==> branch maple <==
==> flow/design.v <==
module sensor_if(input sens_active,reset,clk,output passed);
reg [255-1:0] shift_reg;
reg compleated,uninterupted;
  always @(posedge clk) begin
  if(~reset && sens_active && ~uninterupted)begin
      shift_reg <= {shift_reg[255-2:0], sens_active};
      if(shift_reg[255-1])begin
        uninterupted = 1;
        shift_reg <= 0;
      end
    end  
    if(~reset && uninterupted && ~sens_active)begin
      shift_reg <= {shift_reg[255-2:0], ~sens_active};
    end if(uninterupted && shift_reg[255-1] && ~sens_active) begin
      compleated = 1;
    end
    if(reset) begin
      shift_reg <= 0;
      compleated = 0;
      uninterupted = 0;
    end
  end
  assign passed = compleated;
endmodule
==> flow/run.sh <==
#!/bin/bash
# the make line also repeats each setting of config.mk as NAME=value (left out here)
make -C /OpenROAD-flow-scripts/flow DESIGN_CONFIG=/design/flow/config.mk WORK_HOME=/design/flow/orfs CLKGATE_MAP_FILE= finish
==> flow/config.mk <==
export PLATFORM = sky130hd
export DESIGN_NAME = sensor_if
export DESIGN_NICKNAME = sensor_if
export VERILOG_FILES = /design/flow/design.v
export SDC_FILE = /design/flow/constraint.sdc
export NUM_CORES = 4
export LEC_CHECK = 0
export CAP_MARGIN = 20
export CELL_PAD_IN_SITES_DETAIL_PLACEMENT = 1
export CORE_ASPECT_RATIO = 1.55
export CORE_MARGIN = 2
export CORE_UTILIZATION = 25
export CTS_CLUSTER_SIZE = 93
export MIN_ROUTING_LAYER = met2
export PLACE_DENSITY_LB_ADDON = 0.13
export SETUP_SLACK_MARGIN = 0.39
export SLEW_MARGIN = 20
==> flow/constraint.sdc <==
create_clock -name core_clock -period 2.65 [get_ports {clk}]
set_input_delay 0.5300 -clock core_clock [delete_from_list [all_inputs] [get_ports {clk}]]
set_output_delay 0.5300 -clock core_clock [all_outputs]
set_load 0.01 [all_outputs]
==> branch quartz (differences from branch maple) <==
Settings changed: ABC_AREA from default to 1, CELL_PAD_IN_SITES_DETAIL_PLACEMENT 1 to default, CELL_PAD_IN_SITES_GLOBAL_PLACEMENT from default to 3, CORE_ASPECT_RATIO 1.55 to default, CORE_UTILIZATION 25 to 40, CTS_CLUSTER_DIAMETER from default to 89, CTS_CLUSTER_SIZE 93 to default, MIN_ROUTING_LAYER met2 to default, PLACE_DENSITY_LB_ADDON 0.13 to default, SETUP_SLACK_MARGIN 0.39 to default.
==> flow/constraint.sdc (replaced) <==
create_clock -name core_clock -period 1.91 [get_ports {clk}]
set_input_delay 0.3820 -clock core_clock [delete_from_list [all_inputs] [get_ports {clk}]]
set_output_delay 0.3820 -clock core_clock [all_outputs]
set_load 0.01 [all_outputs]
==> branch indigo (differences from branch maple) <==
Settings changed: CELL_PAD_IN_SITES_DETAIL_PLACEMENT 1 to default, CORE_ASPECT_RATIO 1.55 to default, CORE_UTILIZATION 25 to 70, CTS_CLUSTER_SIZE 93 to 40, HOLD_SLACK_MARGIN from default to -0.1, MIN_ROUTING_LAYER met2 to default, PLACE_DENSITY_LB_ADDON 0.13 to default, SETUP_SLACK_MARGIN 0.39 to 1.09.
==> flow/constraint.sdc (replaced) <==
create_clock -name core_clock -period 3.83 [get_ports {clk}]
set_input_delay 0.7660 -clock core_clock [delete_from_list [all_inputs] [get_ports {clk}]]
set_output_delay 0.7660 -clock core_clock [all_outputs]
set_load 0.01 [all_outputs]
==> results <==
quantity                                                                      branch indigo         branch quartz             branch maple
Result of the run                                                   complete, no violations        did not finish  complete, no violations
Failing step                                                                              -  3_1_place_gp_skip_io                        -
Count of warning messages emitted by the tools                                           38                     -                       28
Flip-flop and latch count                                                               257                     -                      257
Drt pass-1 iters                                                                          4                     -                        7
Internal power                                                                    0.00419 W                     -                0.00606 W
Place WS                                                                            1.10 ns                     -                 0.304 ns
Switching power                                                                   0.00107 W                     -                0.00181 W
Number of cells in the design after placement                                          1222                     -                     1546
Startpoint of the worst-slack reg-to-reg timing path                           uninterupted                     -             uninterupted
Final setup viols                                                                         0                     -                        0
Pin count of the biggest net entering global routing                                    133                     -                      119
Worst Reg2Reg Path Length in Cells                                                        4                     -                        4
Sinks on Clock Net                                                                      257                     -                      257
Global-route met3 utilization                                                        0.0311                     -                    0.213
Met1 wire length                                                                    7.83 mm                     -                     0 um
Met2 WL                                                                             7.76 mm                     -                  12.5 mm
P&R area growth vs syn                                                                7.46%                     -                    14.1%
Portion of synthesized cell area occupied by the leading cell type                    0.554                 0.325                    0.554
Number of hold buffers added after cts                                                    0                     -                        0
Slowest-stage cell, CP                                                              and2b_4                     -          clkdlybuf4s50_1

========
==> harbor: inputs <==
// sensor_if: RTL as listed in full above, without the edits since
==> flow/config.mk <==
export PLATFORM = sky130hd
export DESIGN_NAME = sensor_if
export DESIGN_NICKNAME = sensor_if
export VERILOG_FILES = /design/flow/design.v
export SDC_FILE = /design/flow/constraint.sdc
export NUM_CORES = 4
export LEC_CHECK = 0
export ABC_AREA = 0
export CAP_MARGIN = 20
export CELL_PAD_IN_SITES_GLOBAL_PLACEMENT = 3
export CORE_ASPECT_RATIO = 1.8
export CORE_MARGIN = 3
export CORE_UTILIZATION = 40
export CTS_CLUSTER_DIAMETER = 190
export CTS_CLUSTER_SIZE = 22
export GPL_ROUTABILITY_DRIVEN = 0
export HOLD_SLACK_MARGIN = 0.14
export MAX_ROUTING_LAYER = met4
export SLEW_MARGIN = 20
export TNS_END_PERCENT = 5
==> flow/constraint.sdc <==
create_clock -name core_clock -period 3.37 [get_ports {clk}]
set_input_delay 0.6740 -clock core_clock [delete_from_list [all_inputs] [get_ports {clk}]]
set_output_delay 0.6740 -clock core_clock [all_outputs]
set_load 0.01 [all_outputs]
run.sh (not shown) runs the stock make flow with config.mk's settings and CLKGATE_MAP_FILE=.
==> cedar (differences from harbor) <==
==> flow/config.mk (replaced) <==
export PLATFORM = sky130hd
export DESIGN_NAME = sensor_if
export DESIGN_NICKNAME = sensor_if
export VERILOG_FILES = /design/flow/design.v
export SDC_FILE = /design/flow/constraint.sdc
export NUM_CORES = 4
export LEC_CHECK = 0
export CAP_MARGIN = 20
export CORE_MARGIN = 2
export CORE_UTILIZATION = 72
export CTS_CLUSTER_DIAMETER = 292
export CTS_CLUSTER_SIZE = 10
export PLACE_DENSITY_LB_ADDON = 0.01
export SLEW_MARGIN = 20
==> flow/constraint.sdc (replaced) <==
create_clock -name core_clock -period 1.45 [get_ports {clk}]
set_input_delay 0.2900 -clock core_clock [delete_from_list [all_inputs] [get_ports {clk}]]
set_output_delay 0.2900 -clock core_clock [all_outputs]
set_load 0.01 [all_outputs]
==> run_summary.xml <==
<?xml version="1.0" encoding="UTF-8"?>
<metrics>
  <group name="run_status">
    <metric name="status" unit="">finished clean</metric>
  </group>
  <group name="final_timing">
    <metric name="period_needed" unit="ns">1.393</metric>
    <metric name="setup_ws" unit="ns">0.05660</metric>
  </group>
  <group name="routing">
    <metric name="detail_route.wl_per_cell" unit="um">13.71</metric>
    <metric name="via_per_inst" unit="">5.817</metric>
  </group>
  <group name="power_and_ir_drop">
    <metric name="netSwitchingFraction" unit="%">20.76</metric>
    <metric name="internal_power" unit="mW">10.72</metric>
  </group>
  <group name="critical_path">
    <metric name="highest_cell_delay_on_the_worst_timing_path" unit="ns">0.38</metric>
  </group>
  <group name="layout">
    <metric name="final-instance-count-excl-fill" unit="">1290</metric>
    <metric name="fillerInstances" unit="">843</metric>
    <metric name="num-multi-input-gates" unit="">773</metric>
    <metric name="clockBufferCount" unit="">29</metric>
    <metric name="areaGrowthSynthToFinish" unit="%">12.38</metric>
  </group>
  <group name="clock_tree">
    <metric name="worst_setup_hold_path_clk_slew" unit="ns">0.05</metric>
    <metric name="cts-buffers-inserted" unit="">29</metric>
    <metric name="postCtsSetupBuffers" unit="">1</metric>
  </group>
  <group name="global_routing">
    <metric name="grt_first_pass_wirelength" unit="mm">30.79</metric>
  </group>
  <group name="die">
    <metric name="die.size.x" unit="um">117.6</metric>
    <metric name="placement_rows" unit="">41</metric>
  </group>
</metrics>
# the run above: cedar

==> run_summary.xml <==
<?xml version="1.0" encoding="UTF-8"?>
<metrics>
  <group name="layout">
    <metric name="clockBufferCount" unit="">15</metric>
    <metric name="areaGrowthSynthToFinish" unit="%">5.680</metric>
    <metric name="num-multi-input-gates" unit="">772</metric>
    <metric name="final-instance-count-excl-fill" unit="">1375</metric>
    <metric name="fillerInstances" unit="">2493</metric>
  </group>
  <group name="die">
    <metric name="die.size.x" unit="um">119.6</metric>
  </group>
  <group name="clock_tree">
    <metric name="postCtsSetupBuffers" unit="">0</metric>
  </group>
  <group name="critical_path">
    <metric name="highest_cell_delay_on_the_worst_timing_path" unit="ns">0.55</metric>
  </group>
  <group name="routing">
    <metric name="detail_route.wl_per_cell" unit="um">13.48</metric>
    <metric name="via_per_inst" unit="">5.291</metric>
  </group>
  <group name="final_timing">
    <metric name="setup_ws" unit="ns">1.325</metric>
  </group>
  <group name="global_routing">
    <metric name="grt_first_pass_wirelength" unit="mm">33.01</metric>
  </group>
  <group name="power_and_ir_drop">
    <metric name="netSwitchingFraction" unit="%">22.17</metric>
    <metric name="internal_power" unit="mW">3.870</metric>
  </group>
  <group name="run_status">
    <metric name="status" unit="">finished clean</metric>
  </group>
</metrics>
# the run above: harbor


========
==> inputs of run a <==
// sensor_if: RTL as listed in full above, without the edits since
make LEC_CHECK=0 ABC_AREA=1 CAP_MARGIN=20 CORE_MARGIN=2 CORE_UTILIZATION=72 CTS_CLUSTER_DIAMETER=292 CTS_CLUSTER_SIZE=10 PLACE_DENSITY_LB_ADDON=0.01 SETUP_SLACK_MARGIN=0.43 SLEW_MARGIN=20 finish   # period 1.45 ns
==> run b (differences from run a) <==
- ABC_AREA: 1 -> not set
- CTS_CLUSTER_DIAMETER: 292 -> not set
- CTS_CLUSTER_SIZE: 10 -> not set
- PLACE_DENSITY: not set -> 0.95
- PLACE_DENSITY_LB_ADDON: 0.01 -> not set
- SETUP_SLACK_MARGIN: 0.43 -> 0.22
==> flow/constraint.sdc (replaced) <==
create_clock -name core_clock -period 1.43 [get_ports {clk}]
set_input_delay 0.2860 -clock core_clock [delete_from_list [all_inputs] [get_ports {clk}]]
set_output_delay 0.2860 -clock core_clock [all_outputs]
set_load 0.01 [all_outputs]
==> run c (differences from run a) <==
- CAP_MARGIN: 20 -> 30
- CELL_PAD_IN_SITES_GLOBAL_PLACEMENT: not set -> 3
- CORE_UTILIZATION: 72 -> 40
- CTS_CLUSTER_DIAMETER: 292 -> 22
- CTS_CLUSTER_SIZE: 10 -> 37
- MIN_ROUTING_LAYER: not set -> met2
- PLACE_DENSITY_LB_ADDON: 0.01 -> not set
- SETUP_SLACK_MARGIN: 0.43 -> not set
==> flow/constraint.sdc (replaced) <==
create_clock -name core_clock -period 1.91 [get_ports {clk}]
set_input_delay 0.3820 -clock core_clock [delete_from_list [all_inputs] [get_ports {clk}]]
set_output_delay 0.3820 -clock core_clock [all_outputs]
set_load 0.01 [all_outputs]
==> run d (differences from run a) <==
- ABC_AREA: 1 -> not set
- CTS_CLUSTER_DIAMETER: 292 -> not set
- CTS_CLUSTER_SIZE: 10 -> not set
- PLACE_DENSITY: not set -> 0.4
- PLACE_DENSITY_LB_ADDON: 0.01 -> not set
- SETUP_SLACK_MARGIN: 0.43 -> 0.19
==> flow/constraint.sdc (replaced) <==
create_clock -name core_clock -period 1.43 [get_ports {clk}]
set_input_delay 0.2860 -clock core_clock [delete_from_list [all_inputs] [get_ports {clk}]]
set_output_delay 0.2860 -clock core_clock [all_outputs]
set_load 0.01 [all_outputs]
==> comparison table <==
                                                              run d                 run a                 run b                                                run c
Run status                                          failed layout checks  failed layout checks  failed layout checks                       aborted with a tool error
Last stage reached                                                -                     -                     -  global placement without I/O (3_1_place_gp_skip_io)
Violated checks                                negative setup slack  negative setup slack  negative setup slack                                                    -
Detailed-route DRC error count                                    0                     0                     0                                                    -
Cell Area, Synth                                           9300 µm²             15800 µm²              9300 µm²                                            15800 µm²
Multi-input logic portion of the cell area                    33.2%                 48.0%                 34.4%                                                    -
Routability congestion estimate                               0.683                 0.758                 0.729                                                    -
Post-Synth AOI/OAI Area                                       27.5%                0.142%                 27.5%                                               0.142%
Number of cells in the yosys synthesis report                  1143                  2811                  1143                                                 2811
Cells after synthesis                                          1143                  2811                  1143                                                 2811
Final instance count without filler cells                      1327                  3020                  1326                                                    -
Logic power comb                                         0.000722 W             0.00422 W            0.000846 W                                                    -
Post-Route Utilization                                        89.4%                 85.7%                 91.1%                                                    -
Finished Cell Area                                        11300 µm²             18600 µm²             11500 µm²                                                    -
Element type at the critical path end                          flop                  flop                  flop                                                    -

========
==> 11-01: inputs <==
RTL: the design.v shown in full above, as it stands there.
Settings: LEC_CHECK=0, ABC_AREA=1, CAP_MARGIN=20, CORE_MARGIN=2, CORE_UTILIZATION=72, SLEW_MARGIN=20; clock period 1.43 ns.
==> 11-02 (differences from 11-01) <==
Settings changed: ABC_AREA 1 to unset, CORE_UTILIZATION 72 to 40.
==> flow/constraint.sdc (replaced) <==
create_clock -name core_clock -period 5.0 [get_ports {clk}]
set_input_delay 1.0000 -clock core_clock [delete_from_list [all_inputs] [get_ports {clk}]]
set_output_delay 1.0000 -clock core_clock [all_outputs]
set_load 0.01 [all_outputs]
==> 12-08 (differences from 11-01) <==
Settings changed: ABC_AREA 1 to unset, CTS_CLUSTER_DIAMETER set to 292, CTS_CLUSTER_SIZE set to 10, HOLD_SLACK_MARGIN set to 0.29, PLACE_DENSITY_LB_ADDON set to 0.01, SETUP_SLACK_MARGIN set to 0.08.
==> flow/constraint.sdc (replaced) <==
create_clock -name core_clock -period 1.45 [get_ports {clk}]
set_input_delay 0.2900 -clock core_clock [delete_from_list [all_inputs] [get_ports {clk}]]
set_output_delay 0.2900 -clock core_clock [all_outputs]
set_load 0.01 [all_outputs]
==> 04-22 (differences from 11-01) <==
Settings changed: ABC_AREA 1 to unset, CAP_MARGIN 20 to 25, CELL_PAD_IN_SITES_DETAIL_PLACEMENT set to 0, CORE_MARGIN 2 to 9, CORE_UTILIZATION 72 to 37, CTS_CLUSTER_SIZE set to 82, PLACE_DENSITY_LB_ADDON set to 0.12, SETUP_SLACK_MARGIN set to 0.68.
==> flow/constraint.sdc (replaced) <==
create_clock -name core_clock -period 2.33 [get_ports {clk}]
set_input_delay 0.4660 -clock core_clock [delete_from_list [all_inputs] [get_ports {clk}]]
set_output_delay 0.4660 -clock core_clock [all_outputs]
set_load 0.01 [all_outputs]
==> notes <==
- 11-02 ran to the end with no violations. 12-08 ran to the end with violations: negative setup slack. 11-01 produced a clean layout. 04-22 finished clean.
- Clock power: 11-02 is lower than 12-08 (69%).
- Of 12-08 and 04-22, 12-08 has the higher via count (gap 24%, measured against 04-22).
- Between 04-22 and 11-01, the lower core utilization is in 04-22 (gap 39 points).
- Against 04-22, the global-route usage of 11-02 is higher by 2.0 points.
- Cell area, lowest first: 11-02, 04-22, 12-08, 11-01.
==> figures <==
Run status: 12-08 complete, but fails checks; 11-01 timing/DRC/antenna clean; 04-22 timing/DRC/antenna clean; 11-02 timing/DRC/antenna clean
Reasons for failing layout checks: 12-08 negative setup slack; 11-01 -; 04-22 -; 11-02 -
Synth Instances: 12-08 1,143; 11-01 2,811; 04-22 1,143; 11-02 1,143
Capture point of the worst path: 12-08 shift_reg[176]; 11-01 shift_reg[171]; 04-22 passed; 11-02 shift_reg[199]
Overall die area: 12-08 13,800 sq um; 11-01 23,200 sq um; 04-22 31,200 sq um; 11-02 24,500 sq um
Die height: 12-08 118 um; 11-01 152 um; 04-22 177 um; 11-02 156 um
Arrival time worst endpoint: 12-08 2.02 ns; 11-01 1.82 ns; 04-22 1.09 ns; 11-02 2.96 ns
Area taken by flip-flops and latches: 12-08 5150 sq um; 11-01 5150 sq um; 04-22 5140 sq um; 11-02 5140 sq um
Cell leakage power: 12-08 3.73 nW; 11-01 9.43 nW; 04-22 3.23 nW; 11-02 3.13 nW
Worst hold path cell count: 12-08 3; 11-01 4; 04-22 3; 11-02 2
Number of buffers other than clock buffers in the final layout: 12-08 90; 11-01 104; 04-22 27; 11-02 21
OpenROAD warning count: 12-08 29; 11-01 28; 04-22 26; 11-02 32
End point of the worst hold path: 12-08 uninterupted; 11-01 uninterupted; 04-22 uninterupted; 11-02 shift_reg[187]
No activity file was given, so power comes from the tool's default toggle rates.
